## CONV
module  CONV(
  input                      clk,
  input                      reset,
  output logic               busy,	
  input                      ready,	
  output logic        [13:0] iaddr,
  input               [7:0]  idata,	
  output logic               ioe,
  output logic               wen_L0,
  output logic               oe_L0,
  output logic        [13:0] addr_L0,
  output logic        [11:0] w_data_L0,
  input               [11:0] r_data_L0,
  output logic               wen_L1,
  output logic               oe_L1,
  output logic        [11:0] addr_L1,
  output logic        [11:0] w_data_L1,
  input               [11:0] r_data_L1,
  output logic               oe_weight,
  output logic        [15:0] addr_weight,
  input  logic signed [7:0]  r_data_weight,
  output logic               wen_L2,
  output logic        [3:0]  addr_L2,
  output logic        [31:0] w_data_L2
  );
Settings: LEC_CHECK=0, CAP_MARGIN=20, CORE_MARGIN=2, CORE_UTILIZATION=72, PLACE_DENSITY_LB_ADDON=0.2, SETUP_SLACK_MARGIN=1.66, SLEW_MARGIN=20; clock period 8.8 ns.
run.sh (not shown) runs the stock make flow with config.mk's settings and CLKGATE_MAP_FILE=.
Edit:
CORE_UTILIZATION = 50   (was 72)
PLACE_DENSITY_LB_ADDON = not set   (was 0.2)
SETUP_SLACK_MARGIN = not set   (was 1.66)
clock period = 8.0 ns   (was 8.8 ns; I/O delays follow)
Sequential share of layout area came out lower by 0.85 points. Hold slack improved by 0.011 ns. Maximum frequency came out lower by 5.1%. Worst setup slack got worse by 1.2 ns.
Edit:
ABC_AREA = 0   (was not set)
CELL_PAD_IN_SITES_DETAIL_PLACEMENT = 2   (was not set)
CORE_UTILIZATION = 65   (was 50)
CTS_CLUSTER_DIAMETER = 354   (was not set)
GPL_ROUTABILITY_DRIVEN = 1   (was not set)
PLACE_DENSITY_LB_ADDON = 0.1   (was not set)
SLEW_MARGIN = 10   (was 20)
TNS_END_PERCENT = 30   (was not set)
Now the flow stopped in detailed placement (DPL-0033).
Die area went down by 23%.
Synthesized area does not change.
Synthesized cell count stays the same.


CONV again, from the RTL that the note above started with.
Settings: LEC_CHECK=0, CAP_MARGIN=20, CORE_MARGIN=2, CORE_UTILIZATION=72, CTS_CLUSTER_DIAMETER=335, SETUP_SLACK_MARGIN=-0.4, SLEW_MARGIN=20; clock period 4.02 ns.
The baseline completed and failed the layout checks on negative setup slack.
Change:
- CTS_CLUSTER_DIAMETER: 335 -> default
- PLACE_DENSITY: default -> 0.66
- SETUP_SLACK_MARGIN: -0.4 -> default
- clock period: 4.02 -> 6.47 ns (I/O delays scaled with it)
=> This time the run finished clean; cell area came out lower slightly; via count came out lower by a few percent; final cell count came out lower by a few percent; power came out lower by well over a third.
Change:
- CTS_CLUSTER_DIAMETER: default -> 30
- PLACE_DENSITY: 0.66 -> 0.35
- SETUP_SLACK_MARGIN: default -> 1.41
- clock period: 6.47 -> 5.49 ns (I/O delays scaled with it)
Outcome: This time the run never finished: it broke off in 4_1_cts (DPL-0033). Die size does not change. Synthesized cell count is unchanged. Synthesized area does not change.
Change:
- ABC_AREA: default -> 1
- CORE_ASPECT_RATIO: default -> 0.5
- CTS_CLUSTER_DIAMETER: 30 -> 395
- CTS_CLUSTER_SIZE: default -> 96
- PLACE_DENSITY: 0.35 -> default
- PLACE_DENSITY_LB_ADDON: default -> 0.09
- SETUP_SLACK_MARGIN: 1.41 -> 0.96
- clock period: 5.49 -> 4.02 ns (I/O delays scaled with it)
What happened: This time the run stopped in 5_1_grt with DPL-0033; die area shrinks by 0.37%; synthesized cell count grows by 2.8%; synthesized area shrinks by 0.49%.
Change:
- ABC_AREA: 1 -> 0
- CELL_PAD_IN_SITES_DETAIL_PLACEMENT: default -> 1
- CORE_ASPECT_RATIO: 0.5 -> default
- CORE_UTILIZATION: 72 -> 44
- CTS_CLUSTER_DIAMETER: 395 -> 351
- CTS_CLUSTER_SIZE: 96 -> default
- GPL_ROUTABILITY_DRIVEN: default -> 1
- PLACE_DENSITY_LB_ADDON: 0.09 -> 0.1
- SETUP_SLACK_MARGIN: 0.96 -> default
- TNS_END_PERCENT: default -> 30
- clock period: 4.02 -> 8.0 ns (I/O delays scaled with it)
What happened: The new run finished with timing, DRC and antenna clean; synthesized area grows by 0.49%; die size grows by 64%; synthesized cell count shrinks by 2.7%.
Change:
- ABC_AREA: 0 -> default
- CELL_PAD_IN_SITES_DETAIL_PLACEMENT: 1 -> default
- CORE_UTILIZATION: 44 -> 65
- CTS_CLUSTER_DIAMETER: 351 -> default
- GPL_ROUTABILITY_DRIVEN: 1 -> default
- PLACE_DENSITY_LB_ADDON: 0.1 -> default
- TNS_END_PERCENT: 30 -> default
- clock period: 8.0 -> 7.24 ns (I/O delays scaled with it)
Effect: Count of clock-buffer cells in the layout shrinks by 46; setup slack gets worse by 0.22 ns; hold slack got worse by 0.041 ns; utilization increases by 24 points; final area drops slightly; global-route usage goes up by 6.5 points; total power climbs by roughly a tenth.
Power is estimated from default activity; no workload was simulated.
